==> design/flow/run.sh <==
#!/bin/bash
# the make line also repeats each setting of config.mk as NAME=value (left out here)
make -C /OpenROAD-flow-scripts/flow DESIGN_CONFIG=/design/flow/config.mk WORK_HOME=/design/flow/orfs CLKGATE_MAP_FILE= finish
==> design/flow/config.mk <==
export PLATFORM = sky130hd
export DESIGN_NAME = lcd_driver_top
export DESIGN_NICKNAME = lcd_driver_top
export VERILOG_FILES = /design/flow/design.v
export SDC_FILE = /design/flow/constraint.sdc
export NUM_CORES = 4
export LEC_CHECK = 0
export ABC_AREA = 1
export CAP_MARGIN = 20
export CORE_MARGIN = 2
export CORE_UTILIZATION = 72
export CTS_CLUSTER_DIAMETER = 372
export CTS_CLUSTER_SIZE = 31
export HOLD_SLACK_MARGIN = 0.28
export PLACE_DENSITY_LB_ADDON = 0.1
export SETUP_SLACK_MARGIN = 0.65
export SLEW_MARGIN = 20
==> design/flow/constraint.sdc <==
create_clock -name core_clock -period 2.59 [get_ports {clk}]
set_input_delay 0.5180 -clock core_clock [delete_from_list [all_inputs] [get_ports {clk}]]
set_output_delay 0.5180 -clock core_clock [all_outputs]
set_load 0.01 [all_outputs]
==> design/flow/design.v <==
module data_source (
    input wire clk,
    input wire rst_n,
    output reg fifo_write_valid,
    output reg [8:0] fifo_write_data,
    input wire fifo_write_ready,
    output reg lcd_resetn
);
localparam MAX_CMDS = 69;
reg [8:0] init_cmd[MAX_CMDS:0];
localparam INIT_RESET   = 4'd0;
localparam INIT_PREPARE = 4'd1;
localparam INIT_WAKEUP  = 4'd2;
localparam INIT_SNOOZE  = 4'd3;
localparam INIT_WORKING = 4'd4;
localparam SEND_PIXEL_H = 4'd5;
localparam SEND_PIXEL_L = 4'd6;
localparam FRAME_DONE   = 4'd7;
localparam CNT_100MS = 32'd2700000;
localparam CNT_120MS = 32'd3240000;
localparam CNT_200MS = 32'd5400000;
reg [3:0] init_state;
reg [6:0] cmd_index;
reg [31:0] delay_cnt;
reg [15:0] pixel_cnt;
reg [15:0] pixel_data;
reg [3:0] frame_cmd_index;
localparam LCD_WIDTH = 240;
localparam LCD_HEIGHT = 135;
localparam PIXEL_COUNT = LCD_WIDTH * LCD_HEIGHT;
localparam COLOR_BLUE  = 16'h001F;
localparam COLOR_GREEN = 16'h07E0;
localparam COLOR_RED   = 16'hF800;
localparam CMD_CASET = 9'h02A;
localparam CMD_RASET = 9'h02B;
localparam CMD_RAMWR = 9'h02C;
initial begin
    init_cmd[0] = 9'h036;
    init_cmd[1] = 9'h170;
    init_cmd[2] = 9'h03A;
    init_cmd[3] = 9'h105;
    init_cmd[4] = 9'h0B2;
    init_cmd[5] = 9'h10C;
    init_cmd[6] = 9'h10C;
    init_cmd[7] = 9'h100;
    init_cmd[8] = 9'h133;
    init_cmd[9] = 9'h133;
    init_cmd[10] = 9'h0B7;
    init_cmd[11] = 9'h135;
    init_cmd[12] = 9'h0BB;
    init_cmd[13] = 9'h119;
    init_cmd[14] = 9'h0C0;
    init_cmd[15] = 9'h12C;
    init_cmd[16] = 9'h0C2;
    init_cmd[17] = 9'h101;
    init_cmd[18] = 9'h0C3;
    init_cmd[19] = 9'h112;
    init_cmd[20] = 9'h0C4;
    init_cmd[21] = 9'h120;
    init_cmd[22] = 9'h0C6;
    init_cmd[23] = 9'h10F;
    init_cmd[24] = 9'h0D0;
    init_cmd[25] = 9'h1A4;
    init_cmd[26] = 9'h1A1;
    init_cmd[27] = 9'h0E0;
    init_cmd[28] = 9'h1D0;
    init_cmd[29] = 9'h104;
    init_cmd[30] = 9'h10D;
    init_cmd[31] = 9'h111;
    init_cmd[32] = 9'h113;
    init_cmd[33] = 9'h12B;
    init_cmd[34] = 9'h13F;
    init_cmd[35] = 9'h154;
    init_cmd[36] = 9'h14C;
    init_cmd[37] = 9'h118;
    init_cmd[38] = 9'h10D;
    init_cmd[39] = 9'h10B;
    init_cmd[40] = 9'h11F;
    init_cmd[41] = 9'h123;
    init_cmd[42] = 9'h0E1;
    init_cmd[43] = 9'h1D0;
    init_cmd[44] = 9'h104;
    init_cmd[45] = 9'h10C;
    init_cmd[46] = 9'h111;
    init_cmd[47] = 9'h113;
    init_cmd[48] = 9'h12C;
    init_cmd[49] = 9'h13F;
    init_cmd[50] = 9'h144;
    init_cmd[51] = 9'h151;
    init_cmd[52] = 9'h12F;
    init_cmd[53] = 9'h11F;
    init_cmd[54] = 9'h11F;
    init_cmd[55] = 9'h120;
    init_cmd[56] = 9'h123;
    init_cmd[57] = 9'h021;
    init_cmd[58] = 9'h029;
    init_cmd[59] = 9'h02A;
    init_cmd[60] = 9'h100;
    init_cmd[61] = 9'h128;
    init_cmd[62] = 9'h101;
    init_cmd[63] = 9'h117;
    init_cmd[64] = 9'h02B;
    init_cmd[65] = 9'h100;
    init_cmd[66] = 9'h135;
    init_cmd[67] = 9'h100;
    init_cmd[68] = 9'h1BB;
    init_cmd[69] = 9'h02C;
end
always @(posedge clk or negedge rst_n) begin
    if (!rst_n) begin
        init_state <= INIT_RESET;
        cmd_index <= 0;
        delay_cnt <= 0;
        pixel_cnt <= 0;
        pixel_data <= 0;
        frame_cmd_index <= 0;
        lcd_resetn <= 0;
        fifo_write_valid <= 0;
        fifo_write_data <= 0;
    end else begin
        fifo_write_valid <= 0;
        case (init_state)
            INIT_RESET: begin
                lcd_resetn <= 0;
                if (delay_cnt == CNT_100MS) begin
                    delay_cnt <= 0;
                    init_state <= INIT_PREPARE;
                    lcd_resetn <= 1;
                end else begin
                    delay_cnt <= delay_cnt + 1;
                end
            end
            INIT_PREPARE: begin
                if (delay_cnt == CNT_200MS) begin
                    delay_cnt <= 0;
                    init_state <= INIT_WAKEUP;
                end else begin
                    delay_cnt <= delay_cnt + 1;
                end
            end
            INIT_WAKEUP: begin
                if (fifo_write_ready && !fifo_write_valid) begin
                    fifo_write_valid <= 1;
                    fifo_write_data <= 9'h011;
                    init_state <= INIT_SNOOZE;
                end
            end
            INIT_SNOOZE: begin
                if (delay_cnt == CNT_120MS) begin
                    delay_cnt <= 0;
                    cmd_index <= 0;
                    init_state <= INIT_WORKING;
                end else begin
                    delay_cnt <= delay_cnt + 1;
                end
            end
            INIT_WORKING: begin
                if (cmd_index <= MAX_CMDS) begin
                    if (fifo_write_ready && !fifo_write_valid) begin
                        fifo_write_valid <= 1;
                        fifo_write_data <= init_cmd[cmd_index];
                        cmd_index <= cmd_index + 1;
                    end
                end else begin
                    init_state <= SEND_PIXEL_H;
                    pixel_cnt <= 0;
                end
            end
            SEND_PIXEL_H: begin
                if (pixel_cnt < PIXEL_COUNT) begin
                    if (pixel_cnt < (PIXEL_COUNT / 3))
                        pixel_data <= COLOR_BLUE;
                    else if (pixel_cnt < (PIXEL_COUNT * 2 / 3))
                        pixel_data <= COLOR_GREEN;
                    else
                        pixel_data <= COLOR_RED;
                    if (fifo_write_ready && !fifo_write_valid) begin
                        fifo_write_valid <= 1;
                        fifo_write_data <= {1'b1, pixel_data[15:8]};
                        init_state <= SEND_PIXEL_L;
                    end
                end else begin
                    init_state <= FRAME_DONE;
                    frame_cmd_index <= 0;
                end
            end
            SEND_PIXEL_L: begin
                if (fifo_write_ready && !fifo_write_valid) begin
                    fifo_write_valid <= 1;
                    fifo_write_data <= {1'b1, pixel_data[7:0]};
                    pixel_cnt <= pixel_cnt + 1;
                    init_state <= SEND_PIXEL_H;
                end
            end
            FRAME_DONE: begin
                if (fifo_write_ready && !fifo_write_valid) begin
                    fifo_write_valid <= 1;
                    case (frame_cmd_index)
                        4'd0: fifo_write_data <= CMD_CASET;
                        4'd1: fifo_write_data <= 9'h100;
                        4'd2: fifo_write_data <= 9'h128;
                        4'd3: fifo_write_data <= 9'h101;
                        4'd4: fifo_write_data <= 9'h117;
                        4'd5: fifo_write_data <= CMD_RASET;
                        4'd6: fifo_write_data <= 9'h100;
                        4'd7: fifo_write_data <= 9'h135;
                        4'd8: fifo_write_data <= 9'h100;
                        4'd9: fifo_write_data <= 9'h1BB;
                        4'd10: fifo_write_data <= CMD_RAMWR;
                    endcase
                    if (frame_cmd_index == 4'd10) begin
                        frame_cmd_index <= 0;
                        pixel_cnt <= 0;
                        init_state <= SEND_PIXEL_H;
                    end else begin
                        frame_cmd_index <= frame_cmd_index + 1;
                    end
                end
            end
            default: init_state <= INIT_RESET;
        endcase
    end
end
endmodule
module fifo #(
    parameter DEPTH = 16,
    parameter WIDTH = 9
) (
    input wire clk,
    input wire rst_n,
    input wire read_ready,
    output wire read_valid,
    output reg [WIDTH-1:0] read_data,
    output wire write_ready,
    input wire write_valid,
    input wire [WIDTH-1:0] write_data
);
localparam PTR_BITS = $clog2(DEPTH);
reg [WIDTH-1:0] data [DEPTH-1:0];
reg [PTR_BITS:0] wr_ptr, rd_ptr;
wire [PTR_BITS:0] n = wr_ptr - rd_ptr;
integer i;
always @(posedge clk or negedge rst_n) begin
    if (!rst_n) begin
        for (i = 0; i < DEPTH; i = i + 1) begin
            data[i] <= 0;
        end
        wr_ptr <= 0;
        rd_ptr <= 0;
        read_data <= 0;
    end else begin
        if (write_valid && write_ready) begin
            data[wr_ptr[PTR_BITS-1:0]] <= write_data;
            wr_ptr <= wr_ptr + 1;
        end
        if (read_valid && read_ready) begin
            read_data <= data[rd_ptr[PTR_BITS-1:0]];
            rd_ptr <= rd_ptr + 1;
        end
    end
end
assign read_valid = (n != 0);
assign write_ready = (n != DEPTH);
endmodule
module serializer(
    input clk,
    input rst_n,
    input fifo_valid,         
    input [8:0] fifo_data,   
    output fifo_read_ready,   
    output reg CS,          
    output reg SCLK,       
    output reg D_C,          
    output reg SDA          
);
    localparam IDLE  = 2'd0;
    localparam LOAD  = 2'd1;
    localparam SHIFT = 2'd2;
    localparam DONE  = 2'd3;
    reg [1:0] state;
    reg [7:0] shift_reg;  
    reg [2:0] crt;   
    assign fifo_read_ready = (state == IDLE);
    always @(posedge clk or negedge rst_n) begin
        if (!rst_n) begin
            state     <= IDLE;
            shift_reg <= 8'd0;
            crt   <= 0;
            CS        <= 1;  
            SCLK      <= 0;
            D_C       <= 0;
            SDA       <= 0;
        end else begin
            case (state)
                IDLE: begin
                    CS   <= 1;
                    SCLK <= 0;
                    if (fifo_valid) begin
                        state <= LOAD;
                    end
                end
                LOAD: begin
                    D_C       <= fifo_data[8];  
                    shift_reg <= fifo_data[7:0];
                    crt <= 3'd7;  
                    CS        <= 0;  
                    state     <= SHIFT;
                end
                SHIFT: begin                 
                    if (SCLK == 0) begin
                        SCLK <= 1;
                        SDA  <= shift_reg[crt];
                    end else begin
                        SCLK <= 0;
                        if (crt == 0)
                            state <= DONE;
                        else
                            crt <= crt - 1;
                    end
                end
                DONE: begin
                    CS    <= 1; 
                    state <= IDLE;
                end
                default: state <= IDLE;
            endcase
        end
    end
endmodule
module lcd_driver_top (
    input  wire clk,
    input  wire rst_n,
    output wire lcd_resetn,
    output wire lcd_cs,
    output wire lcd_dc,
    output wire lcd_sclk,
    output wire lcd_sda
);
wire ds_fifo_write_valid;
wire [8:0] ds_fifo_write_data;
wire ds_fifo_write_ready;
wire fifo_serial_read_valid;
wire [8:0] fifo_serial_read_data;
wire fifo_serial_read_ready;
data_source data_source_inst (
    .clk(clk),
    .rst_n(rst_n),
    .fifo_write_valid(ds_fifo_write_valid),
    .fifo_write_data(ds_fifo_write_data),
    .fifo_write_ready(ds_fifo_write_ready),
    .lcd_resetn(lcd_resetn)
);
fifo #(
    .DEPTH(16),
    .WIDTH(9)
) fifo_inst (
    .clk(clk),
    .rst_n(rst_n),
    .read_ready(fifo_serial_read_ready),
    .read_valid(fifo_serial_read_valid),
    .read_data(fifo_serial_read_data),
    .write_ready(ds_fifo_write_ready),
    .write_valid(ds_fifo_write_valid),
    .write_data(ds_fifo_write_data)
);
serializer serializer_inst (
    .clk(clk),
    .rst_n(rst_n),
    .fifo_valid(fifo_serial_read_valid),
    .fifo_data(fifo_serial_read_data),
    .fifo_read_ready(fifo_serial_read_ready),
    .CS(lcd_cs),
    .SCLK(lcd_sclk),
    .D_C(lcd_dc),
    .SDA(lcd_sda)
);
endmodule
==> run summary, run 1 <==
Exit stage: global routing (5_1_grt)
root buf cell: clkbuf_16
Dominant comb cell: simple AND/OR/NAND/NOR gates
mux frac, synth: 0%
site row count: 51
yosys xor share: 2.06%
placed cell areas: 0.0148 mm2
I/O pin count: 7
fp util: 73.7%
synthesized instance count: 1946
die area: 0.0212 mm2
most instantiated cells after synthesis: nand2_1 (691), dfrtp_1 (260), nor2_1 (175), inv_1 (146), nand3_1 (135)
die y size: 146 um
Mapped Area: 0.0144 mm2
ao+oa area frac: 10.2%
Core ar.: 0.0196 mm2
H-tree depth: 1
Syn Area/Cell: 7.42 um2
die width: 146 um
Area leader share: 45.0%
Simple-Gate Area Share: 33.4%
area leader, netlist: dfrtp_1
Clock Sink Count: 263
Buffers on Ports: 6
top cells by area: dfrtp_1 (45%), nand2_1 (18%), nand3_1 (4.7%)
Synthesized Nets: 1975
Seq cells post-synth: 263
Top FF cell, synth: dfrtp_1
Yosys Chip Area: 0.0144 mm2
pre-CTS WS: 0.243 ns
Seq/Total Area, Yosys: 45.6%
status: did not finish
Unique masters post-synth: 46
Num CTS Buffers: 12
Yosys Instances: 1946
clk buf depth: 3
Adder Area Share: 2.34%
most numerous cell in the Yosys netlist: nand2_1
placed instance count: 2181
GP Congestion: 0.999
Ys Warns: 4
number of synthesized flops with an enable pin: 0
post-DP HPWL: 27.1 mm
Synth async-reset ratio: 100%
[metrics by stage]
step | hold slack [ns] | power, W
detailed placement | 0.442 | 0.00428
floorplan | 0.222 | 0.00419
global placement | 0.442 | 0.00428
CTS | 0.488 | 0.00650
[what timing repair did]
item / in CTS
resized: 170
endpoints found under the setup margin: 222
pin swaps: 53
hold endpoints to repair: 46
cloned: 26
buffers inserted: 41
hold buffers: 1
==> run 2, diff against run 1 <==
- ABC_AREA: 1 -> unset
- CTS_CLUSTER_DIAMETER: 372 -> unset
- CTS_CLUSTER_SIZE: 31 -> unset
- HOLD_SLACK_MARGIN: 0.28 -> unset
- PLACE_DENSITY_LB_ADDON: 0.1 -> unset
- SETUP_SLACK_MARGIN: 0.65 -> unset
- clock period: 2.59 -> 4.13 ns (I/O delays scaled with it)
==> run 2 against run 1 <==
- die area is 3.2% lower
- area after synthesis is 3.3% lower
- synthesized cell count is 33% lower
- now clean on timing, DRC and antenna
==> run summary, run 2 <==
sequential power share: 50.3%
ao+oa area frac: 15.9%
Unique masters post-synth: 86
area leader, netlist: dfrtp_1
critical path type: register to register
vias per inst: 6.92
Reg-to-Reg Start: fifo_inst.rd_ptr[3]
GP Congestion: 0.930
top cells by area: dfrtp_1 (47%), mux2_2 (13%), nand2_1 (2.4%)
Core ar.: 0.0189 mm2
setup bufs post-CTS: 0
startpoint types: register
Area leader share: 46.6%
biggest cell delay along the critical path: 0.54 ns
mux frac, synth: 13.9%
Stages on worst setup path: 9
GRT met3 Usage: 4.96%
Crit path arrival time: 3.61 ns
max_slew headroom: 19.9%
first-pass GRT wire length: 56.7 mm
Top Consumer: registers
Switch Pwr: 0.00108 W
Adder Area Share: 2.42%
Synthesized Nets: 1330
die width: 143 um
fp util: 73.9%
Power Clock: 0.00249 W
Dominant comb cell: AND-OR/OR-AND gates
Syn Area/Cell: 10.7 um2
Final Worst Setup Slack: 0.914 ns
final hold viol count: 0
Crit path buffers/inverters: 2
R2R cell count: 9
count of tool warnings: 46
Layout area overhead: 8.17%
combinational logic power: 0.0000554 W
Critical-path top delay cell: a21oi_4
placed instance count: 1499
sw frac: 21.1%
setup_tns: 0 ns
initial antenna violation count: 0
Hold-fix buffers, CTS: 0
PD cells: 339 mW/mm2
Num CTS Buffers: 28
Tightest Pin Transition: 1.20 ns
leakage: 7.01 nW
most instantiated cells after synthesis: dfrtp_1 (260), mux2_2 (155), nand2_1 (91), clkbuf_1 (69), o21ai_0 (68)
clk buf depth: 3
I/O pin count: 7
yosys xor share: 2.55%
vias in the first global route: 10314
vias post-DR: 10727
unrepaired setup endpoints after global routing: false
CP Capture Type: register
n_diodes: 0
period utilisation layout: 77.9%
worst clock skew: 0.0148 ns
number of synthesized flops with an enable pin: 0
Seq/Total Area, Yosys: 47.2%
H-tree depth: 1
r2r setup slk: 0.91 ns
Synth async-reset ratio: 100%
CTS tree: yes
DRT iter0 DRCs: 1202
pin count of the biggest net entering global routing: 109
worst path required time: 4.53 ns
crit path launch: fifo_inst.rd_ptr[3]
Seq cells post-synth: 263
worst-skew pair later-pin latency: 0.54 ns
CP endpoint: data_source_inst.pixel_cnt[6]
GRT Overall Usage: 34.9%
fmax: 311 MHz
final setup violating endpoints: 0
Yosys Chip Area: 0.0140 mm2
Clock Sink Count: 263
Ys Warns: 4
CP max FO: 28
DRT Wirelength: 34.5 mm
reg2reg end: data_source_inst.pixel_cnt[6]
antenna-violating nets left: 0
# DRC: 0
die y size: 143 um
post_cts resized: 0
Top delay family on crit path: AND-OR/OR-AND gates
Buffers on Ports: 6
GRT overflow: 0
site row count: 50
Yosys Instances: 1301
Critical Path, Cell by Cell: inv_1, buf_4, ha_1, xor3_1, or4_4, a211o_2, a21oi_4, or2_2, o311ai_0
most numerous cell in the Yosys netlist: dfrtp_1
sequential power: 0.00258 W
final slew viol count: 0
root buf cell: clkbuf_16
Top FF cell, synth: dfrtp_1
synthesized instance count: 1301
pre-CTS WS: 0.943 ns
status: complete, no violations
Simple-Gate Area Share: 14.7%
crit path time final: 3.22 ns
Reg clk slew, reported paths: 0.07 ns
Internal: 0.00404 W
met1 Use GR: 53.4%
die area: 0.0205 mm2
post-DP HPWL: 22.4 mm
M2 GR Usage: 52.6%
clock share of power: 48.6%
busiest layer in global routing: met1
maximum VDD drop: 0.000381 V
non-filler instance count after layout: 1551
Max Cap Viol: 0
Mapped Area: 0.0140 mm2
first-pass detailed-route iteration total: 9
logic gate share of total power: 1.1%
WL per Instance: 22.2 um
Final Net Count: 1298
Hold/Removal Path Class: input pin to async pin
[run 2: cell type report]
class                           count  area (um2)
Clock buffer                       40         827
Clock inverter                     12        97.6
Fill cell                        1193        3790
Inverter                           31         116
Multi-Input combinational cell    919        6910
Sequential cell                   263        6590
Tap cell                          260         325
Timing Repair Buffer               26         240
[run 2: per-stage QoR]
stage | power (W) | hold slack [ns] | utilization (%) | instance area (um2)
6_report | 0.00512 | 0.301 | 79.9 | 15100
5_1_grt | 0.00525 | 0.377 | 79.9 | 15100
4_1_cts | 0.00514 | 0.353 | 79.9 | 15100
3_5_place_dp | 0.00268 | 0.466 | 75.0 | 14200
3_3_place_gp | 0.00268 | 0.455 | 75.0 | 14200
2_1_floorplan | 0.00262 | 0.439 | - | 14000
[run 2: layer usage]
layer,vias to the layer above,part of all wire (%)
met4,0,2.4
met1,5374,45
met3,75,7.8
li1,4800,-
met5,-,0
met2,478,45
==> run 3, diff against run 2 <==
- CAP_MARGIN: 20 -> 5
- CELL_PAD_IN_SITES_DETAIL_PLACEMENT: unset -> 0
- CELL_PAD_IN_SITES_GLOBAL_PLACEMENT: unset -> 0
- CTS_CLUSTER_DIAMETER: unset -> 110
- CTS_CLUSTER_SIZE: unset -> 15
- GPL_ROUTABILITY_DRIVEN: unset -> 0
- HOLD_SLACK_MARGIN: unset -> -0.1
- MIN_ROUTING_LAYER: unset -> met1
- SETUP_SLACK_MARGIN: unset -> -0.16
- SLEW_MARGIN: 20 -> 40
- clock period: 4.13 -> 2.87 ns (I/O delays scaled with it)
==> run 3 against run 2 <==
- now fails the layout checks on hold timing, setup timing
- sequential cell count is the same
- final cell count grew 1.4%
- combinational power grew 47%
- worst setup slack lost 0.95 ns
- sequential share of layout area shrank 0.23 points
- core utilization grew 0.44 points
- clock-buffer cell count shrank 4
==> run summary, run 3 <==
post-route cell area: 0.0152 mm2
Internal: 0.00510 W
CP max FO: 9
reg2reg end: fifo_inst.data[14][3]
count of tool warnings: 44
non-filler instance count after layout: 1573
critical path type: register to register
post-DP HPWL: 23.2 mm
Num CTS Buffers: 21
Simple-Gate Area Share: 14.7%
period utilisation layout: 101%
PD cells: 429 mW/mm2
area leader, netlist: dfrtp_1
clock share of power: 41.9%
I/O pin count: 7
first-pass detailed-route iteration total: 9
site row count: 50
maximum VDD drop: 0.000523 V
Top FF cell, synth: dfrtp_1
Critical-path top delay cell: or4_4
R2R cell count: 8
SO Faults: hold timing, setup timing
most instantiated cells after synthesis: dfrtp_1 (260), mux2_2 (155), nand2_1 (91), clkbuf_1 (69), o21ai_0 (68)
number of synthesized flops with an enable pin: 0
yosys xor share: 2.55%
H-tree depth: 1
CP Capture Type: register
CTS tree: yes
crit path launch: fifo_inst.rd_ptr[3]
clk buf depth: 3
Hold-fix buffers, CTS: 0
fin util: 80.4%
Synth async-reset ratio: 100%
GRT overflow: 0
WL per Instance: 22.4 um
worst path required time: 3.28 ns
root buf cell: clkbuf_16
Clock Sink Count: 263
Switch Pwr: 0.00141 W
# DRC: 0
Reg-to-Reg Start: fifo_inst.rd_ptr[3]
ao+oa area frac: 15.9%
max_slew headroom: 43.6%
Final Worst Setup Slack: -0.0348 ns
leakage: 7.04 nW
sw frac: 21.7%
combinational logic power: 0.0000817 W
die y size: 143 um
Syn Area/Cell: 10.7 um2
Tightest Pin Transition: 0.845 ns
post_cts resized: 0
fmax: 344 MHz
final setup violating endpoints: 81
vias post-DR: 10849
Mapped Area: 0.0140 mm2
vias per inst: 6.90
mux frac, synth: 13.9%
pin count of the biggest net entering global routing: 82
first-pass GRT wire length: 56.8 mm
initial antenna violation count: 0
synthesized instance count: 1301
DRT iter0 DRCs: 1236
crit path time final: 2.90 ns
Seq cells post-synth: 263
Ys Warns: 4
startpoint types: register
Hold/Removal Path Class: input pin to async pin
Adder Area Share: 2.42%
CP endpoint: fifo_inst.data[14][3]
DRT Wirelength: 35.2 mm
Area leader share: 46.6%
die area: 0.0205 mm2
Top delay family on crit path: simple AND/OR/NAND/NOR gates
die width: 143 um
Critical Path, Cell by Cell: inv_2, ha_1, xor3_1, or4_4, a211o_4, and3_4, nand3_4, mux2_2
Top Consumer: registers
most numerous cell in the Yosys netlist: dfrtp_1
vias in the first global route: 10661
placed cell areas: 0.0146 mm2
biggest cell delay along the critical path: 0.44 ns
Dominant comb cell: AND-OR/OR-AND gates
Stages on worst setup path: 8
Buffers on Ports: 6
antenna-violating nets left: 0
Crit path buffers/inverters: 1
Layout area overhead: 8.77%
Synthesized Nets: 1330
worst-skew pair later-pin latency: 0.53 ns
setup bufs post-CTS: 0
placed instance count: 1535
GRT Overall Usage: 35.3%
logic gate share of total power: 1.3%
Yosys Instances: 1301
Core ar.: 0.0189 mm2
status: finished with violations
sequential power share: 56.9%
Yosys Chip Area: 0.0140 mm2
sequential power: 0.00370 W
Max Cap Viol: 0
top cells by area: dfrtp_1 (47%), mux2_2 (13%), nand2_1 (2.4%)
fp util: 73.9%
Seq/Total Area, Yosys: 47.2%
Power Clock: 0.00273 W
worst clock skew: 0.0227 ns
Reg clk slew, reported paths: 0.07 ns
final hold viol count: 8
Unique masters post-synth: 86
final slew viol count: 0
n_diodes: 0
r2r setup slk: -0.03 ns
Final Net Count: 1327
Crit path arrival time: 3.31 ns
Worst Hold Slack: -0.0107 ns
run 3: final cells by class:
cell class                      instances  area [um2]
Clock inverter                          2        17.5
Fill cell                            1201        3710
Tap cell                              260         325
Inverter                               31         116
Sequential cell                       263        6590
Clock buffer                           36         582
Multi-Input combinational cell        919        6940
Timing Repair Buffer                   62         623
run 3: metal layers:
layer,vias up,global-route usage (%),part of all wire [%],routed length (um)
li1,4849,-,-,-
met5,-,0,0,0
met2,512,57.3,47,16600
met1,5371,47.5,41,14400
met3,117,4.93,7.1,2500
met4,0,16.3,4.8,1690
run 3: per-stage QoR:
step / setup TNS [ns] / total power (W) / worst slack [ns]
3_3_place_gp: 0 / 0.00386 / 0.0764
4_1_cts: -0.591 / 0.00653 / -0.0258
3_5_place_dp: 0 / 0.00386 / 0.0107
6_report: -1.07 / 0.00651 / -0.0348
2_1_floorplan: -11.53 / 0.00378 / -0.154
5_1_grt: -12.21 / 0.00669 / -0.113
==> run 4, diff against run 3 <==
- CAP_MARGIN: 5 -> 20
- CELL_PAD_IN_SITES_DETAIL_PLACEMENT: 0 -> unset
- CORE_UTILIZATION: 72 -> 52
- CTS_CLUSTER_DIAMETER: 110 -> unset
- CTS_CLUSTER_SIZE: 15 -> unset
- GPL_ROUTABILITY_DRIVEN: 0 -> unset
- HOLD_SLACK_MARGIN: -0.1 -> unset
- MAX_ROUTING_LAYER: unset -> met4
- MIN_ROUTING_LAYER: met1 -> met2
- PLACE_DENSITY_LB_ADDON: unset -> 0.08
- SETUP_SLACK_MARGIN: -0.16 -> -0.72
- SLEW_MARGIN: 40 -> 20
- TNS_END_PERCENT: unset -> 85
- clock period: 2.87 -> 10.0 ns (I/O delays scaled with it)
==> run 4 against run 3 <==
- sequential share of layout area down 0.080 points
- clock power down about 60%
- maximum frequency down 29%
- die area up 37%
- clock-buffer cell count up 10
- global-route usage up 4.3 points
- non-clock buffer count down 41
- largest cell class unchanged
- synthesized cell count unchanged
- via count up 31%
- clock skew down 0.0030 ns
- the run now finishes clean
- final area up 0.16%
==> run summary, run 4 <==
status: complete, no violations
I/O pin count: 7
WL per Instance: 21.9 um
post-DP HPWL: 21.8 mm
Yosys Instances: 1301
sequential power share: 48.6%
Power Clock: 0.00110 W
fp util: 53.3%
worst-skew pair later-pin latency: 0.56 ns
Hold Startpoint: serializer_inst.CS
Hold/Removal Path Class: register to register
Seq cells post-synth: 263
Top Consumer: clock
placed cell areas: 0.0142 mm2
R2R cell count: 9
worst path required time: 10.44 ns
setup bufs post-CTS: 0
Critical Path, Cell by Cell: buf_4, inv_1, ha_1, xor3_1, or4_4, a211oi_2, nor2_2, nand4b_2, mux2_2
final hold viol count: 0
Hold EP: serializer_inst.CS
Syn Area/Cell: 10.7 um2
CP max FO: 42
Mapped Area: 0.0140 mm2
sequential power: 0.00106 W
Unique masters post-synth: 86
Layout area overhead: 8.95%
first-pass detailed-route iteration total: 10
vias in the first global route: 15459
Max Cap Viol: 0
GRT Overall Usage: 39.6%
GRT overflow: 0
final setup violating endpoints: 0
DRT iter0 DRCs: 2371
root buf cell: clkbuf_16
synthesized instance count: 1301
Synthesized Nets: 1330
maximum VDD drop: 0.000139 V
clk buf depth: 3
Crit path buffers/inverters: 2
DRT Wirelength: 35.6 mm
Hold-fix buffers, CTS: 0
max_slew headroom: 35.8%
clock share of power: 50.3%
area leader, netlist: dfrtp_1
unrepaired setup endpoints after global routing: false
die width: 168 um
Buffers on Ports: 6
Yosys Chip Area: 0.0140 mm2
Switch Pwr: 0.000467 W
Clock Sink Count: 263
biggest cell delay along the critical path: 0.52 ns
post_cts resized: 0
Dominant comb cell: AND-OR/OR-AND gates
# DRC: 0
yosys xor share: 2.55%
most numerous cell in the Yosys netlist: dfrtp_1
antenna-violating nets left: 0
vias per inst: 8.74
Pwr Total: 0.00219 W
count of tool warnings: 45
first-pass GRT wire length: 57.7 mm
Top delay family on crit path: simple AND/OR/NAND/NOR gates
r2r setup slk: 5.93 ns
Ys Warns: 4
die area: 0.0282 mm2
Num CTS Buffers: 29
CP Capture Type: register
startpoint types: register
Simple-Gate Area Share: 14.7%
Reg-to-Reg Start: fifo_inst.rd_ptr[3]
top cells by area: dfrtp_1 (47%), mux2_2 (13%), nand2_1 (2.4%)
initial antenna violation count: 0
combinational logic power: 0.0000237 W
Hold Path Stages: 2
sw frac: 21.3%
crit path launch: fifo_inst.rd_ptr[3]
logic gate share of total power: 1.1%
setup_tns: 0 ns
vias post-DR: 14174
period utilisation layout: 40.7%
CTS tree: yes
pre-CTS WS: 6.14 ns
Seq/Total Area, Yosys: 47.2%
GP Congestion: 0.910
Top FF cell, synth: dfrtp_1
Final Net Count: 1294
Area leader share: 46.6%
die y size: 168 um
CP endpoint: fifo_inst.data[9][0]
Adder Area Share: 2.42%
Crit path arrival time: 4.50 ns
post-route cell area: 0.0152 mm2
Reg clk slew, reported paths: 0.06 ns
Final Worst Setup Slack: 5.93 ns
site row count: 59
critical path type: register to register
PD cells: 144 mW/mm2
final slew viol count: 0
number of synthesized flops with an enable pin: 0
Critical-path top delay cell: inv_1
most instantiated cells after synthesis: dfrtp_1 (260), mux2_2 (155), nand2_1 (91), clkbuf_1 (69), o21ai_0 (68)
fmax: 246 MHz
Tightest Pin Transition: 0.961 ns
crit path time final: 4.07 ns
mux frac, synth: 13.9%
H-tree depth: 1
worst clock skew: 0.0197 ns
leakage: 7.00 nW
Synth async-reset ratio: 100%
reg2reg end: fifo_inst.data[9][0]
ao+oa area frac: 15.9%
Core ar.: 0.0262 mm2
pin count of the biggest net entering global routing: 108
Internal: 0.00172 W
Stages on worst setup path: 9
run 4: cell type report:
type | count | area [um2]
diodes | 2 | 5.00
clock buffers | 46 | 890
repair buffers | 21 | 201
inverters | 31 | 116
clock inverters | 5 | 78.8
flip-flops and latches | 263 | 6590
fillers | 2263 | 11000
well taps | 335 | 419
multi-input cells | 919 | 6920
run 4: through the flow:
step,utilization [%],hold WS (ns),std cells
2_1_floorplan,-,0.439,1301
3_3_place_gp,54.2,0.459,1568
3_5_place_dp,54.2,0.467,1568
4_1_cts,57.9,0.475,1619
5_1_grt,58.0,0.493,1620
6_report,58.0,0.478,1622
run 4: per-layer routing:
metal,vias up,GRT usage [%],routed length [um]
met5,-,-,0
met4,0,4.57,2330
met3,352,52.6,15300
met2,4005,46.4,18000
met1,5095,-,0
li1,4722,-,-
==> run 5, diff against run 4 <==
- CELL_PAD_IN_SITES_GLOBAL_PLACEMENT: 0 -> unset
- CORE_UTILIZATION: 52 -> 13
- MAX_ROUTING_LAYER: met4 -> unset
- MIN_ROUTING_LAYER: met2 -> unset
- PLACE_DENSITY_LB_ADDON: 0.08 -> unset
- SETUP_SLACK_MARGIN: -0.72 -> unset
- TNS_END_PERCENT: 85 -> unset
- clock period: 10.0 -> 10.7 ns (I/O delays scaled with it)
==> run 5 against run 4 <==
- still clean on timing, DRC and antenna
- register-to-register slack improved by 1.1 ns
- die area rose to 3.9 times the previous value
- global-route usage fell by 33 points
- worst setup slack improved by 1.0 ns
- area after synthesis did not move
- sequential cell count did not move
- wire length barely moved
- largest cell class unchanged
- largest power group unchanged
==> run summary, run 5 <==
status: complete, no violations
Syn Area/Cell: 10.7 um2
Core ar.: 0.107 mm2
Hold-fix buffers, CTS: 0
Power Clock: 0.00101 W
non-filler instance count after layout: 2682
n_diodes: 0
Yosys Instances: 1301
fmax: 266 MHz
period utilisation layout: 35.2%
combinational logic power: 0.0000203 W
placed instance count: 2635
CP endpoint: lcd_cs
Top FF cell, synth: dfrtp_1
DRT iter0 DRCs: 987
clock share of power: 49.8%
crit path launch: serializer_inst.CS
GRT Overall Usage: 6.36%
logic area: 0.00691 mm2
vias per inst: 3.82
DRT Wirelength: 35.5 mm
Critical-path top delay cell: dfstp_2
crit path time final: 3.76 ns
Yosys Chip Area: 0.0140 mm2
Crit path buffers/inverters: 1
Num CTS Buffers: 26
Hold Startpoint: serializer_inst.state[3]
most numerous cell in the Yosys netlist: dfrtp_1
PD cells: 123 mW/mm2
Mapped Area: 0.0140 mm2
count of tool warnings: 44
Crit path arrival time: 1.62 ns
Stages on worst setup path: 1
Critical Path, Cell by Cell: clkdlybuf4s50_1
final hold viol count: 0
Internal: 0.00159 W
sw frac: 21.4%
most instantiated cells after synthesis: dfrtp_1 (260), mux2_2 (155), nand2_1 (91), clkbuf_1 (69), o21ai_0 (68)
maximum VDD drop: 0.000104 V
GP Congestion: 0.821
Reg clk slew, reported paths: 0.06 ns
R2R cell count: 8
Max Cap Viol: 0
Final Worst Setup Slack: 6.94 ns
initial antenna violation count: 0
die y size: 332 um
biggest cell delay along the critical path: 0.53 ns
placed cell areas: 0.0155 mm2
FILL cells: 11834
ao+oa area frac: 15.9%
CTS tree: yes
site row count: 120
Pwr Total: 0.00202 W
Seq cells post-synth: 263
Ys Warns: 4
die area: 0.110 mm2
Final Net Count: 1289
fp util: 13.1%
die width: 332 um
Clock Sink Count: 263
first-pass GRT wire length: 57.8 mm
Area leader share: 46.6%
final slew viol count: 0
clk buf depth: 3
Dominant comb cell: AND-OR/OR-AND gates
Seq/Total Area, Yosys: 47.2%
Buffers on Ports: 6
GRT overflow: 0
max_slew headroom: 32.9%
startpoint types: register
reg2reg end: data_source_inst.pixel_cnt[15]
Layout area overhead: 17.9%
CP max FO: 2
Hold/Removal Path Class: register to register
Tightest Pin Transition: 1.00 ns
first-pass detailed-route iteration total: 7
Simple-Gate Area Share: 14.7%
worst clock skew: 0.0247 ns
area leader, netlist: dfrtp_1
Top Consumer: clock
Top delay family on crit path: flip-flops
mux frac, synth: 13.9%
top cells by area: dfrtp_1 (47%), mux2_2 (13%), nand2_1 (2.4%)
final setup violating endpoints: 0
H-tree depth: 1
Switch Pwr: 0.000433 W
worst path required time: 8.56 ns
logic gate share of total power: 1.0%
critical path type: register to output pin
Synth async-reset ratio: 100%
setup_tns: 0 ns
root buf cell: clkbuf_16
leakage: 6.96 nW
vias in the first global route: 10105
Unique masters post-synth: 86
Adder Area Share: 2.42%
Hold Path Stages: 1
# DRC: 0
synthesized instance count: 1301
sequential power share: 49.2%
pin count of the biggest net entering global routing: 127
sequential power: 0.000994 W
Synthesized Nets: 1330
setup bufs post-CTS: 0
number of synthesized flops with an enable pin: 0
unrepaired setup endpoints after global routing: false
vias post-DR: 10256
WL per Instance: 13.3 um
sequential cell area: 0.00659 mm2
worst-skew pair later-pin latency: 0.57 ns
r2r setup slk: 7.03 ns
Reg-to-Reg Start: data_source_inst.cmd_index[1]
I/O pin count: 7
antenna-violating nets left: 0
post-route cell area: 0.0165 mm2
yosys xor share: 2.55%
post_cts resized: 0
post-DP HPWL: 22.5 mm
pre-CTS WS: 6.68 ns
CP Capture Type: output pin
Hold EP: serializer_inst.state[0]
## run 5: per-stage QoR
stage	hold WS (ns)	util [%]
finish	0.473	15.4
global route	0.483	15.4
CTS	0.476	15.4
detailed placement	0.458	14.5
global placement	0.457	14.5
floorplan	0.439	-
## run 5: final cells by class
class / instances / area share (%)
clock buffer: 37 / 4.63
clock inverter: 10 / 1.03
inverter: 31 / 0.707
multi-input combinational: 919 / 42.0
sequential: 263 / 40.0
tap: 1403 / 10.7
timing repair buffer: 19 / 1.01
## run 5: metal layers
layer / share of wire [%] / up-vias / track usage (%)
met5: 0 / - / 0
met3: 5.5 / 54 / 1.17
met1: 48 / 5193 / 9.09
met4: 2.0 / 0 / 1.62
li1: - / 4770 / -
met2: 44 / 239 / 9.78
==> run 6, diff against run 5 <==
- CELL_PAD_IN_SITES_DETAIL_PLACEMENT: unset -> 1
- CORE_ASPECT_RATIO: unset -> 1.95
- CORE_MARGIN: 2 -> 4
- CORE_UTILIZATION: 13 -> 38
- PLACE_DENSITY_LB_ADDON: unset -> 0.12
- SETUP_SLACK_MARGIN: unset -> -0.09
- SLEW_MARGIN: 20 -> 15
- clock period: 10.7 -> 5.79 ns (I/O delays scaled with it)
==> run 6 against run 5 <==
- still clean
- wire length up 19%
- global-route usage up 15 points
- core utilization up 27 points
- sequential cell count unchanged
- first-iteration DRC count down 39%
- largest cell class unchanged
- largest power group unchanged
==> run summary, run 6 <==
status: complete, no violations
Final Net Count: 1292
CP max FO: 42
sequential power share: 48.8%
combinational logic power: 0.0000409 W
Top delay family on crit path: AND-OR/OR-AND gates
root buf cell: clkbuf_16
# DRC: 0
Internal: 0.00297 W
vias post-DR: 10573
Seq cells post-synth: 263
setup_tns: 0 ns
mux frac, synth: 13.9%
final hold viol count: 0
unrepaired setup endpoints after global routing: false
Dominant comb cell: AND-OR/OR-AND gates
critical path type: register to register
crit path launch: fifo_inst.rd_ptr[3]
fp util: 38.6%
final slew viol count: 0
GRT overflow: 0
Reg-to-Reg Start: fifo_inst.rd_ptr[3]
pin count of the biggest net entering global routing: 92
Yosys Instances: 1301
WL per Instance: 24.5 um
yosys xor share: 2.55%
post_cts resized: 0
max_slew headroom: 35.9%
count of tool warnings: 42
Critical Path, Cell by Cell: buf_4, inv_1, ha_1, xor3_1, or4_4, a211o_2, a21oi_4, or2_2, o311ai_0
antenna-violating nets left: 0
sw frac: 21.1%
Switch Pwr: 0.000794 W
H-tree depth: 1
worst-skew pair later-pin latency: 0.56 ns
biggest cell delay along the critical path: 0.56 ns
R2R cell count: 9
Yosys Chip Area: 0.0140 mm2
placed instance count: 1679
Reg clk slew, reported paths: 0.06 ns
synthesized instance count: 1301
CTS tree: yes
first-pass GRT wire length: 67.6 mm
clk buf depth: 3
Unique masters post-synth: 86
Power Clock: 0.00189 W
non-filler instance count after layout: 1728
crit path time final: 3.94 ns
setup bufs post-CTS: 0
Max Cap Viol: 0
GRT Overall Usage: 21.3%
GP Congestion: 0.866
Ys Warns: 4
Synth async-reset ratio: 100%
Buffers on Ports: 6
CP endpoint: data_source_inst.pixel_cnt[6]
Stages on worst setup path: 9
leakage: 6.98 nW
worst path required time: 6.20 ns
startpoint types: register
post-route cell area: 0.0153 mm2
fmax: 254 MHz
Hold EP: data_source_inst.delay_cnt[31]
Crit path buffers/inverters: 2
Top FF cell, synth: dfrtp_1
most instantiated cells after synthesis: dfrtp_1 (260), mux2_2 (155), nand2_1 (91), clkbuf_1 (69), o21ai_0 (68)
initial antenna violation count: 0
Syn Area/Cell: 10.7 um2
Seq/Total Area, Yosys: 47.2%
die area: 0.0400 mm2
maximum VDD drop: 0.000222 V
Core ar.: 0.0362 mm2
die y size: 276 um
vias per inst: 6.12
Mapped Area: 0.0140 mm2
n_diodes: 0
Hold Path Stages: 1
CP Capture Type: register
reg2reg end: data_source_inst.pixel_cnt[6]
post-DP HPWL: 30.0 mm
DRT iter0 DRCs: 605
final setup violating endpoints: 0
Simple-Gate Area Share: 14.7%
number of synthesized flops with an enable pin: 0
vias in the first global route: 11453
I/O pin count: 7
Crit path arrival time: 4.35 ns
ao+oa area frac: 15.9%
Top Consumer: clock
worst clock skew: 0.0114 ns
die width: 145 um
DRT Wirelength: 42.3 mm
PD cells: 246 mW/mm2
Final Worst Setup Slack: 1.85 ns
pre-CTS WS: 1.86 ns
first-pass detailed-route iteration total: 5
Hold Startpoint: data_source_inst.delay_cnt[31]
Tightest Pin Transition: 0.962 ns
Synthesized Nets: 1330
clock share of power: 50.1%
top cells by area: dfrtp_1 (47%), mux2_2 (13%), nand2_1 (2.4%)
Clock Sink Count: 263
Critical-path top delay cell: a21oi_4
Adder Area Share: 2.42%
Hold-fix buffers, CTS: 0
logic gate share of total power: 1.1%
FILL cells: 3988
Layout area overhead: 9.63%
Area leader share: 46.6%
area leader, netlist: dfrtp_1
most numerous cell in the Yosys netlist: dfrtp_1
r2r setup slk: 1.85 ns
placed cell areas: 0.0144 mm2
period utilisation layout: 68.0%
Hold/Removal Path Class: register to register
Num CTS Buffers: 27
site row count: 97
sequential power: 0.00184 W
-- run 6: metal layers --
metal | up-vias | track usage [%] | wire (um)
li1 | 4767 | - | -
met1 | 5528 | 21.3 | 14900
met2 | 162 | 43.3 | 24200
met3 | 116 | 1.76 | 774
met4 | 0 | 10.7 | 2400
met5 | - | 0 | 0
-- run 6: area by class of cell --
cell class              instances  area [um2]  area share (%)
inverters                      31         116           0.760
repair buffers                 21         190            1.24
well taps                     445         557            3.64
multi-input cells             919        6920            45.2
flip-flops and latches        263        6590            43.0
clock inverters                12         189            1.23
clock buffers                  37         753            4.92
-- run 6: stage by stage --
| stage | hold WS (ns) | utilization [%] | power, W |
|---|---|---|---|
| 6_report | 0.470 | 42.3 | 0.00376 |
| 2_1_floorplan | 0.439 | - | 0.00187 |
| 3_5_place_dp | 0.464 | 39.7 | 0.00192 |
| 3_3_place_gp | 0.462 | 39.7 | 0.00192 |
| 4_1_cts | 0.475 | 42.3 | 0.00383 |
| 5_1_grt | 0.493 | 42.3 | 0.00390 |
==> run 7, diff against run 6 <==
- CELL_PAD_IN_SITES_DETAIL_PLACEMENT: 1 -> unset
- CORE_ASPECT_RATIO: 1.95 -> unset
- CORE_MARGIN: 4 -> 2
- CORE_UTILIZATION: 38 -> 40
- MAX_ROUTING_LAYER: unset -> met5
- PLACE_DENSITY: unset -> 0.87
- PLACE_DENSITY_LB_ADDON: 0.12 -> unset
- SETUP_SLACK_MARGIN: -0.09 -> 0.03
- SLEW_MARGIN: 15 -> 20
- TNS_END_PERCENT: unset -> 60
- clock period: 5.79 -> 3.18 ns (I/O delays scaled with it)
==> run 7 against run 6 <==
- first-iteration DRC count rose by 130%
- critical path depth fell by 2
- sequential power rose by 82%
- die area fell by 9.1%
- final area rose by 0.96%
- critical endpoint is now fifo_inst.data[13][2]
- largest cell class unchanged
==> run summary, run 7 <==
Reg clk slew, reported paths: 0.06 ns
sw frac: 21.6%
Final Net Count: 1317
startpoint types: register
Top delay family on crit path: simple AND/OR/NAND/NOR gates
pin count of the biggest net entering global routing: 82
Reg-to-Reg Start: fifo_inst.wr_ptr[2]
# DRC: 0
most numerous cell in the Yosys netlist: dfrtp_1
Syn Area/Cell: 10.7 um2
leakage: 7.07 nW
Hold/Removal Path Class: input pin to async pin
CP max FO: 9
crit path launch: fifo_inst.wr_ptr[2]
worst path required time: 3.61 ns
Crit path arrival time: 3.48 ns
fp util: 40.5%
Seq cells post-synth: 263
Area leader share: 46.6%
clock share of power: 47.4%
sequential cell area: 0.00659 mm2
final setup violating endpoints: 0
Top Consumer: registers
Power Clock: 0.00308 W
CP Capture Type: register
PD cells: 421 mW/mm2
H-tree depth: 1
reg2reg end: fifo_inst.data[13][2]
top cells by area: dfrtp_1 (47%), mux2_2 (13%), nand2_1 (2.4%)
WL per Instance: 20.3 um
Worst Hold Slack: 0.0347 ns
Top FF cell, synth: dfrtp_1
post-DP HPWL: 23.4 mm
Stages on worst setup path: 7
combinational logic power: 0.0000740 W
Critical-path top delay cell: or4_4
Yosys Instances: 1301
Core ar.: 0.0345 mm2
critical path type: register to register
Final Worst Setup Slack: 0.130 ns
root buf cell: clkbuf_16
area leader, netlist: dfrtp_1
clk buf depth: 3
post_cts resized: 0
CP endpoint: fifo_inst.data[13][2]
logic area: 0.00692 mm2
Switch Pwr: 0.00141 W
logic gate share of total power: 1.1%
I/O pin count: 7
Layout area overhead: 10.7%
placed instance count: 1714
fmax: 328 MHz
period utilisation layout: 95.9%
Simple-Gate Area Share: 14.7%
Tightest Pin Transition: 0.984 ns
status: complete, no violations
non-filler instance count after layout: 1763
Mapped Area: 0.0140 mm2
synthesized instance count: 1301
Adder Area Share: 2.42%
worst-skew pair later-pin latency: 0.56 ns
unrepaired setup endpoints after global routing: true
Critical Path, Cell by Cell: ha_1, and3b_1, or4_4, a211o_2, and3_4, nand3_4, mux2_2
CTS tree: yes
r2r setup slk: 0.13 ns
count of tool warnings: 43
number of synthesized flops with an enable pin: 0
vias in the first global route: 10813
Max Cap Viol: 0
R2R cell count: 7
Seq/Total Area, Yosys: 47.2%
vias post-DR: 10956
n_diodes: 0
DRT Wirelength: 35.9 mm
sequential power: 0.00335 W
die y size: 191 um
Buffers on Ports: 6
Yosys Chip Area: 0.0140 mm2
die area: 0.0364 mm2
first-pass detailed-route iteration total: 9
ao+oa area frac: 15.9%
GP Congestion: 0.949
mux frac, synth: 13.9%
initial antenna violation count: 0
GRT overflow: 0
pre-CTS WS: 0.176 ns
Synth async-reset ratio: 100%
crit path time final: 3.05 ns
worst clock skew: 0.0214 ns
site row count: 68
GRT Overall Usage: 19.7%
first-pass GRT wire length: 58.4 mm
antenna-violating nets left: 0
maximum VDD drop: 0.000402 V
most instantiated cells after synthesis: dfrtp_1 (260), mux2_2 (155), nand2_1 (91), clkbuf_1 (69), o21ai_0 (68)
Clock Sink Count: 263
Dominant comb cell: AND-OR/OR-AND gates
final hold viol count: 0
sequential power share: 51.5%
Ys Warns: 4
FILL cells: 3018
Unique masters post-synth: 86
Num CTS Buffers: 26
biggest cell delay along the critical path: 0.52 ns
setup_tns: 0 ns
Synthesized Nets: 1330
yosys xor share: 2.55%
Crit path buffers/inverters: 0
DRT iter0 DRCs: 1397
max_slew headroom: 34.4%
final slew viol count: 0
die width: 191 um
vias per inst: 6.21
Internal: 0.00509 W
[run 7: cell type report]
class | instances | area share (%)
clock buffers | 38 | 4.89
clock inverters | 10 | 0.640
inverters | 31 | 0.753
multi-input cells | 920 | 44.8
flip-flops and latches | 263 | 42.6
well taps | 455 | 3.68
repair buffers | 46 | 2.61
[run 7: per-stage QoR]
step	power (W)	utilization (%)	area [um2]
after floorplan	0.00341	-	14000
after global placement	0.00348	42.3	14600
after detailed placement	0.00349	42.3	14600
after CTS	0.00655	44.8	15400
after global routing	0.00669	44.8	15500
final	0.00650	44.8	15500
[run 7: repair_timing]
item | 4_1_cts | 5_1_grt
setup endpoints to repair | 0 | 8
hold buffers | 0 | 0
buffers inserted | 0 | 0
[run 7: per-layer routing]
layer  GRT usage, %  up-vias  part of all wire [%]
met1           26.7     5479                    41
li1               -     4827                     -
met2           32.1      570                    47
met3           3.74       80                   8.7
met4           5.99        0                   2.8
met5              0        -                     0
==> run 8, diff against run 7 <==
- CORE_UTILIZATION: 40 -> 72
- MAX_ROUTING_LAYER: met5 -> unset
- PLACE_DENSITY: 0.87 -> unset
- PLACE_DENSITY_LB_ADDON: unset -> 0.27
- SETUP_SLACK_MARGIN: 0.03 -> unset
- TNS_END_PERCENT: 60 -> unset
- clock period: 3.18 -> 3.38 ns (I/O delays scaled with it)
==> run 8 against run 7 <==
- still clean on timing, DRC and antenna
- non-clock buffer count decreased by 4
- core utilization increased by 36 points
- first-iteration DRC count increased by 8.7%
- combinational power decreased by 2%
- maximum frequency decreased by 1.6%
==> run summary, run 8 <==
status: complete, no violations
Internal: 0.00488 W
GRT met3 Usage: 8.35%
synthesized instance count: 1301
logic area: 0.00692 mm2
Pwr Total: 0.00619 W
first-pass GRT wire length: 60.3 mm
top cells by area: dfrtp_1 (47%), mux2_2 (13%), nand2_1 (2.4%)
sequential cell area: 0.00659 mm2
vias post-DR: 11317
post-DP HPWL: 23.7 mm
die area: 0.0205 mm2
Ys Warns: 4
Top FF cell, synth: dfrtp_1
period utilisation layout: 91.7%
Buffers on Ports: 6
ao+oa area frac: 15.9%
Top delay family on crit path: AND-OR/OR-AND gates
sw frac: 21.1%
Seq/Total Area, Yosys: 47.2%
PD cells: 407 mW/mm2
die width: 143 um
Max Cap Viol: 0
post_cts resized: 0
Hold-fix buffers, CTS: 0
reg2reg end: data_source_inst.pixel_cnt[15]
most instantiated cells after synthesis: dfrtp_1 (260), mux2_2 (155), nand2_1 (91), clkbuf_1 (69), o21ai_0 (68)
GP Congestion: 0.980
vias per inst: 7.24
Reg clk slew, reported paths: 0.06 ns
root buf cell: clkbuf_16
Syn Area/Cell: 10.7 um2
leakage: 7.07 nW
r2r setup slk: 0.28 ns
Reg-to-Reg Start: fifo_inst.rd_ptr[1]
Simple-Gate Area Share: 14.7%
sequential power: 0.00315 W
final setup violating endpoints: 0
logic gate share of total power: 1.2%
Seq cells post-synth: 263
Tightest Pin Transition: 1.09 ns
initial antenna violation count: 0
critical path type: register to register
mux frac, synth: 13.9%
placed instance count: 1515
Hold/Removal Path Class: input pin to async pin
fp util: 73.9%
pre-CTS WS: 0.376 ns
crit path time final: 3.10 ns
crit path launch: fifo_inst.rd_ptr[1]
final slew viol count: 0
WL per Instance: 24.1 um
first-pass detailed-route iteration total: 8
Mapped Area: 0.0140 mm2
vias in the first global route: 11231
antenna-violating nets left: 0
maximum VDD drop: 0.000440 V
H-tree depth: 1
Yosys Instances: 1301
final hold viol count: 0
Synth async-reset ratio: 100%
Crit path arrival time: 3.56 ns
Layout area overhead: 8.91%
most numerous cell in the Yosys netlist: dfrtp_1
worst path required time: 3.84 ns
worst clock skew: 0.0163 ns
area leader, netlist: dfrtp_1
combinational logic power: 0.0000726 W
I/O pin count: 7
CP endpoint: data_source_inst.pixel_cnt[15]
max_slew headroom: 27.4%
die y size: 143 um
FILL cells: 1079
Critical-path top delay cell: or4_4
Switch Pwr: 0.00130 W
pin count of the biggest net entering global routing: 91
Critical Path, Cell by Cell: inv_1, ha_1, and3b_1, or4_4, a211o_2, a21oi_4, buf_4, o21ai_0, a21oi_1
non-filler instance count after layout: 1563
CTS tree: yes
clock share of power: 47.9%
Unique masters post-synth: 86
number of synthesized flops with an enable pin: 0
GRT overflow: 0
sequential power share: 50.9%
yosys xor share: 2.55%
clk buf depth: 3
busiest layer in global routing: met2
Synthesized Nets: 1330
Num CTS Buffers: 27
Final Net Count: 1313
setup bufs post-CTS: 0
# DRC: 0
Adder Area Share: 2.42%
R2R cell count: 9
fmax: 322 MHz
Clock Sink Count: 263
met1 Use GR: 51.5%
DRT Wirelength: 37.7 mm
biggest cell delay along the critical path: 0.54 ns
count of tool warnings: 42
Dominant comb cell: AND-OR/OR-AND gates
M2 GR Usage: 59.0%
Power Clock: 0.00296 W
unrepaired setup endpoints after global routing: false
Final Worst Setup Slack: 0.279 ns
Crit path buffers/inverters: 2
CP Capture Type: register
Core ar.: 0.0189 mm2
worst-skew pair later-pin latency: 0.55 ns
startpoint types: register
Stages on worst setup path: 9
setup_tns: 0 ns
DRT iter0 DRCs: 1519
CP max FO: 23
site row count: 50
GRT Overall Usage: 37.8%
Top Consumer: registers
Yosys Chip Area: 0.0140 mm2
Area leader share: 46.6%
-- run 8: per-layer routing --
| layer | wire length [um] | vias up |
|---|---|---|
| met2 | 17700 | 756 |
| met4 | 1670 | 0 |
| met3 | 3830 | 156 |
| met5 | 0 | - |
| li1 | - | 4822 |
| met1 | 14600 | 5583 |
-- run 8: stage by stage --
step	instance area [um2]	hold WS [ns]	utilization, %
after floorplan	14000	0.380	-
after global placement	14300	0.459	75.8
after detailed placement	14300	0.482	75.8
after CTS	15200	0.188	80.4
after global routing	15200	0.209	80.5
final	15200	0.160	80.5
-- run 8: layout make-up --
| cell class | instances | share of cell area [%] |
|---|---|---|
| inverters | 31 | 0.765 |
| diodes | 1 | 0.0165 |
| clock inverters | 11 | 0.757 |
| flip-flops and latches | 263 | 43.3 |
| repair buffers | 42 | 2.53 |
| multi-input cells | 919 | 45.5 |
| clock buffers | 36 | 5.00 |
| well taps | 260 | 2.14 |
==> run 9, diff against run 8 <==
- ABC_AREA: unset -> 1
- CTS_CLUSTER_SIZE: unset -> 31
- SETUP_SLACK_MARGIN: unset -> 0.66
- clock period: 3.38 -> 2.58 ns (I/O delays scaled with it)
==> run 9 against run 8 <==
- the run now fails in global routing (5_1_grt)
- synthesized cell count rose by 50%
- die area is 3.4% higher
- area after synthesis is 3.5% higher
==> run summary, run 9 <==
mux frac, synth: 0%
Clock Sink Count: 263
Synth async-reset ratio: 100%
Buffers on Ports: 6
I/O pin count: 7
Yosys Instances: 1946
Yosys Chip Area: 0.0144 mm2
synthesized instance count: 1946
Simple-Gate Area Share: 33.4%
status: did not finish
H-tree depth: 1
Core ar.: 0.0196 mm2
Num CTS Buffers: 27
Dominant comb cell: simple AND/OR/NAND/NOR gates
top cells by area: dfrtp_1 (45%), nand2_1 (18%), nand3_1 (4.7%)
GP Congestion: 1.04
die width: 146 um
yosys xor share: 2.06%
root buf cell: clkbuf_16
post-DP HPWL: 26.6 mm
Mapped Area: 0.0144 mm2
ao+oa area frac: 10.2%
Adder Area Share: 2.34%
die y size: 146 um
Syn Area/Cell: 7.42 um2
number of synthesized flops with an enable pin: 0
most numerous cell in the Yosys netlist: nand2_1
fp util: 73.7%
most instantiated cells after synthesis: nand2_1 (691), dfrtp_1 (260), nor2_1 (175), inv_1 (146), nand3_1 (135)
Unique masters post-synth: 46
GRT overflow: 19
Seq/Total Area, Yosys: 45.6%
Area leader share: 45.0%
Ys Warns: 4
GRT Overall Usage: 83.7%
Seq cells post-synth: 263
clk buf depth: 3
area leader, netlist: dfrtp_1
Synthesized Nets: 1975
die area: 0.0212 mm2
site row count: 51
Exit stage: global routing (5_1_grt)
first error: [ERROR GRT-0232] Routing congestion too high. Check the congestion heatmap in the GUI.
Top FF cell, synth: dfrtp_1
-- run 9: timing repair --
item                                    CTS
hold endpoints to repair                 59
hold buffers                              1
pin swaps                                82
endpoints found under the setup margin  222
setup buffers                            63
cloned                                   38
gates resized                           227
-- run 9: per-stage QoR --
stage,std cells,instance area [um2],worst slack (ns)
2_1_floorplan,1946,14500,0.582
3_3_place_gp,2190,14900,0.343
3_5_place_dp,2190,14900,0.249
4_1_cts,2342,17500,0.412
-- run 9: routing by layer --
layer / GRT overflow / GRT usage (%)
met1: 0 / 83.4
met2: 8 / 93.7
met3: 4 / 76.1
met4: 7 / 81.7
met5: 0 / 55.0
==> run 10, diff against run 9 <==
- ABC_AREA: 1 -> unset
- CORE_UTILIZATION: 72 -> 70
- CTS_CLUSTER_DIAMETER: unset -> 356
- PLACE_DENSITY_LB_ADDON: 0.27 -> unset
- SETUP_SLACK_MARGIN: 0.66 -> unset
- clock period: 2.58 -> 5.58 ns (I/O delays scaled with it)
==> run 10 against run 9 <==
- the run now finishes clean
- area after synthesis down 3.3%
- synthesized cell count down 33%
- die area down 0.56%
==> run summary, run 10 <==
fmax: 276 MHz
Hold-fix buffers, CTS: 0
count of tool warnings: 46
vias in the first global route: 10030
top cells by area: dfrtp_1 (47%), mux2_2 (13%), nand2_1 (2.4%)
fin util: 74.2%
Critical-path top delay cell: dfrtp_1
startpoint types: register
GRT overflow: 0
area leader, netlist: dfrtp_1
clk buf depth: 3
# DRC: 0
n_diodes: 0
reg2reg end: fifo_inst.data[10][0]
DRT iter0 DRCs: 937
biggest cell delay along the critical path: 0.83 ns
Top delay family on crit path: simple AND/OR/NAND/NOR gates
post_cts resized: 0
Seq/Total Area, Yosys: 47.2%
Clock Sink Count: 263
site row count: 51
worst-skew pair later-pin latency: 0.50 ns
final slew viol count: 0
Reg clk slew, reported paths: 0.12 ns
setup_tns: 0 ns
non-filler instance count after layout: 1518
CP Capture Type: register
CP endpoint: fifo_inst.data[10][0]
post-DP HPWL: 22.3 mm
Num CTS Buffers: 12
final setup violating endpoints: 0
sequential power: 0.00191 W
crit path time final: 3.62 ns
leakage: 6.69 nW
Synth async-reset ratio: 100%
critical path type: register to register
first-pass GRT wire length: 55.4 mm
Synthesized Nets: 1330
Yosys Chip Area: 0.0140 mm2
Max Cap Viol: 0
die y size: 145 um
maximum VDD drop: 0.000179 V
Mapped Area: 0.0140 mm2
GP Congestion: 0.898
unrepaired setup endpoints after global routing: false
GRT Overall Usage: 32.5%
H-tree depth: 1
R2R cell count: 7
pin count of the biggest net entering global routing: 110
Top Consumer: registers
Tightest Pin Transition: 0.978 ns
Hold Startpoint: serializer_inst.CS
CP max FO: 14
synthesized instance count: 1301
worst path required time: 5.97 ns
clock share of power: 35.0%
yosys xor share: 2.55%
Crit path buffers/inverters: 0
combinational logic power: 0.0000394 W
Dominant comb cell: AND-OR/OR-AND gates
vias post-DR: 10365
most instantiated cells after synthesis: dfrtp_1 (260), mux2_2 (155), nand2_1 (91), clkbuf_1 (69), o21ai_0 (68)
I/O pin count: 7
Final Net Count: 1278
Ys Warns: 4
placed instance count: 1500
root buf cell: clkbuf_16
WL per Instance: 22.4 um
die width: 145 um
FILL cells: 1373
Switch Pwr: 0.000644 W
vias per inst: 6.83
Top FF cell, synth: dfrtp_1
crit path launch: fifo_inst.wr_ptr[3]
period utilisation layout: 65.0%
Area leader share: 46.6%
Adder Area Share: 2.42%
final hold viol count: 0
mux frac, synth: 13.9%
first-pass detailed-route iteration total: 6
max_slew headroom: 34.2%
Simple-Gate Area Share: 14.7%
Critical Path, Cell by Cell: ha_1, xor3_1, or4_4, a211oi_2, nor2_2, nand4b_2, mux2_2
Yosys Instances: 1301
Unique masters post-synth: 86
Reg-to-Reg Start: fifo_inst.wr_ptr[3]
sequential power share: 63.6%
Syn Area/Cell: 10.7 um2
antenna-violating nets left: 0
Hold Path Stages: 2
Hold EP: serializer_inst.CS
PD cells: 206 mW/mm2
most numerous cell in the Yosys netlist: dfrtp_1
number of synthesized flops with an enable pin: 0
Buffers on Ports: 6
Hold/Removal Path Class: register to register
Crit path arrival time: 4.01 ns
Seq cells post-synth: 263
DRT Wirelength: 34.0 mm
fp util: 71.5%
initial antenna violation count: 0
setup bufs post-CTS: 0
Pwr Total: 0.00299 W
Stages on worst setup path: 7
CTS tree: yes
die area: 0.0211 mm2
r2r setup slk: 1.96 ns
sw frac: 21.5%
Power Clock: 0.00105 W
ao+oa area frac: 15.9%
Layout area overhead: 3.85%
logic gate share of total power: 1.3%
Core ar.: 0.0195 mm2
status: complete, no violations
Internal: 0.00235 W
worst clock skew: 0.0182 ns
## run 10: layer usage
layer | vias to the layer above | global-route usage, % | part of all wire [%]
met5 | - | 0 | 0
met3 | 54 | 4.53 | 7.2
li1 | 4727 | - | -
met1 | 5183 | 48.3 | 43
met4 | 0 | 9.12 | 2.6
met2 | 401 | 50.5 | 47
## run 10: layout make-up
| class | count | area [um2] | share of cell area [%] |
|---|---|---|---|
| clock inverter | 1 | 16.3 | 0.112 |
| timing repair buffer | 22 | 198 | 1.36 |
| clock buffer | 17 | 340 | 2.35 |
| sequential | 263 | 6590 | 45.4 |
| tap | 265 | 332 | 2.29 |
| inverter | 31 | 116 | 0.803 |
| multi-input combinational | 919 | 6910 | 47.7 |
## run 10: per-stage QoR
step                hold WS (ns)  instance area, um2  setup WS (ns)
floorplan                  0.439               14000           2.30
global placement           0.459               14100           2.15
detailed placement         0.466               14100           2.05
CTS                        0.482               14500           2.00
global route               0.505               14500           1.81
finish                     0.482               14500           1.96
==> run 11, diff against run 10 <==
- ABC_AREA: unset -> 1
- CORE_UTILIZATION: 70 -> 68
- CTS_CLUSTER_DIAMETER: 356 -> unset
- CTS_CLUSTER_SIZE: 31 -> unset
- TNS_END_PERCENT: unset -> 5
- clock period: 5.58 -> 4.44 ns (I/O delays scaled with it)
==> run 11 against run 10 <==
- critical path depth increased by 5
- maximum frequency increased by 23%
- sequential cell count stayed put
- global-route usage up 1.8 points
- area after synthesis rose by 3.5%
- wire length rose by 10%
- worst setup slack got worse by 0.46 ns
- clock power increased by 120%
- final area up 7.0%
- sequential power up 26%
- clock-buffer cell count up 21
- critical path type unchanged
==> run summary, run 11 <==
fmax: 340 MHz
I/O pin count: 7
Buffers on Ports: 6
vias post-DR: 12930
sequential power share: 49.9%
die y size: 150 um
Reg clk slew, reported paths: 0.06 ns
Worst Hold Slack: 0.342 ns
Max Cap Viol: 0
Reg-to-Reg Start: fifo_inst.rd_ptr[3]
status: complete, no violations
# DRC: 0
leakage: 7.42 nW
clock share of power: 49.0%
yosys xor share: 2.06%
GRT Overall Usage: 34.3%
antenna-violating nets left: 0
crit path launch: fifo_inst.rd_ptr[3]
Pwr Total: 0.00480 W
area leader, netlist: dfrtp_1
CP endpoint: fifo_inst.data[11][1]
Synth async-reset ratio: 100%
Yosys Instances: 1946
Critical-path top delay cell: nor2_2
sw frac: 21.1%
DRT Wirelength: 37.6 mm
site row count: 53
Synthesized Nets: 1975
R2R cell count: 12
critical path type: register to register
count of tool warnings: 44
Tightest Pin Transition: 1.10 ns
logic gate share of total power: 1.1%
post-DP HPWL: 26.0 mm
worst-skew pair later-pin latency: 0.55 ns
period utilisation layout: 66.2%
maximum VDD drop: 0.000283 V
post_cts resized: 0
Core ar.: 0.0210 mm2
sequential power: 0.00240 W
Top delay family on crit path: simple AND/OR/NAND/NOR gates
CP dominant cell by count: nand2_1
Critical Path, Cell by Cell: inv_1, ha_1, a21oi_1, nand2_1, nand2_1, nand2_2, nand2_2, nand2_1, nor2_2, nand2_1, nand2_1, nand2_1
Hold/Removal Path Class: input pin to async pin
Switch Pwr: 0.00102 W
Syn Area/Cell: 7.42 um2
setup_tns: 0 ns
WL per Instance: 16.9 um
Mapped Area: 0.0144 mm2
unrepaired setup endpoints after global routing: false
final setup violating endpoints: 0
CTS tree: yes
PD cells: 310 mW/mm2
Crit path arrival time: 3.38 ns
crit path time final: 2.94 ns
most instantiated cells after synthesis: nand2_1 (691), dfrtp_1 (260), nor2_1 (175), inv_1 (146), nand3_1 (135)
synthesized instance count: 1946
Top FF cell, synth: dfrtp_1
fp util: 68.9%
Area leader share: 45.0%
Num CTS Buffers: 27
die width: 150 um
Unique masters post-synth: 46
vias in the first global route: 12152
H-tree depth: 1
FILL cells: 1638
combinational logic power: 0.0000514 W
reg2reg end: fifo_inst.data[11][1]
GRT overflow: 0
Seq cells post-synth: 263
n_diodes: 0
die area: 0.0224 mm2
setup bufs post-CTS: 0
Top Consumer: registers
Stages on worst setup path: 12
CP Capture Type: register
Hold-fix buffers, CTS: 0
Dominant comb cell: simple AND/OR/NAND/NOR gates
initial antenna violation count: 0
worst path required time: 4.87 ns
worst clock skew: 0.00715 ns
DRT iter0 DRCs: 1074
biggest cell delay along the critical path: 0.65 ns
first-pass detailed-route iteration total: 5
Clock Sink Count: 263
r2r setup slk: 1.50 ns
pin count of the biggest net entering global routing: 89
placed cell areas: 0.0146 mm2
Power Clock: 0.00236 W
CP max FO: 21
GP Congestion: 1.01
mux frac, synth: 0%
first-pass GRT wire length: 61.6 mm
Crit path buffers/inverters: 1
final slew viol count: 0
Adder Area Share: 2.34%
final hold viol count: 0
ao+oa area frac: 10.2%
number of synthesized flops with an enable pin: 0
Internal: 0.00379 W
max_slew headroom: 26.6%
Yosys Chip Area: 0.0144 mm2
clk buf depth: 3
post-route cell area: 0.0155 mm2
sequential cell area: 0.00659 mm2
vias per inst: 5.82
Layout area overhead: 7.42%
startpoint types: register
top cells by area: dfrtp_1 (45%), nand2_1 (18%), nand3_1 (4.7%)
root buf cell: clkbuf_16
Ys Warns: 4
Seq/Total Area, Yosys: 45.6%
Simple-Gate Area Share: 33.4%
most numerous cell in the Yosys netlist: nand2_1
logic area: 0.00694 mm2
Final Net Count: 1954
[run 11: per-stage QoR]
stage	utilization [%]	worst slack, ns	instances
5_1_grt	74.0	1.10	2221
4_1_cts	74.0	1.53	2221
2_1_floorplan	-	2.33	1946
6_report	74.0	1.50	2221
3_3_place_gp	69.6	1.65	2171
3_5_place_dp	69.6	1.55	2171
[run 11: cell type report]
cell class                 instances  share of cell area, %
inverter                         157                   3.80
timing repair buffer              13                  0.839
sequential                       263                   42.4
clock buffer                      38                   4.94
tap                              275                   2.22
clock inverter                    12                   1.02
multi-input combinational       1463                   44.7
[run 11: metal layers]
metal	global-route usage, %	vias to the layer above	share of wire, %
met4	13.4	0	4.2
li1	-	6252	-
met3	4.24	117	5.8
met2	56.4	496	47
met5	0	-	0
met1	46.8	6065	43
Power figures rest on the tool's default switching activity, not on a simulated workload.
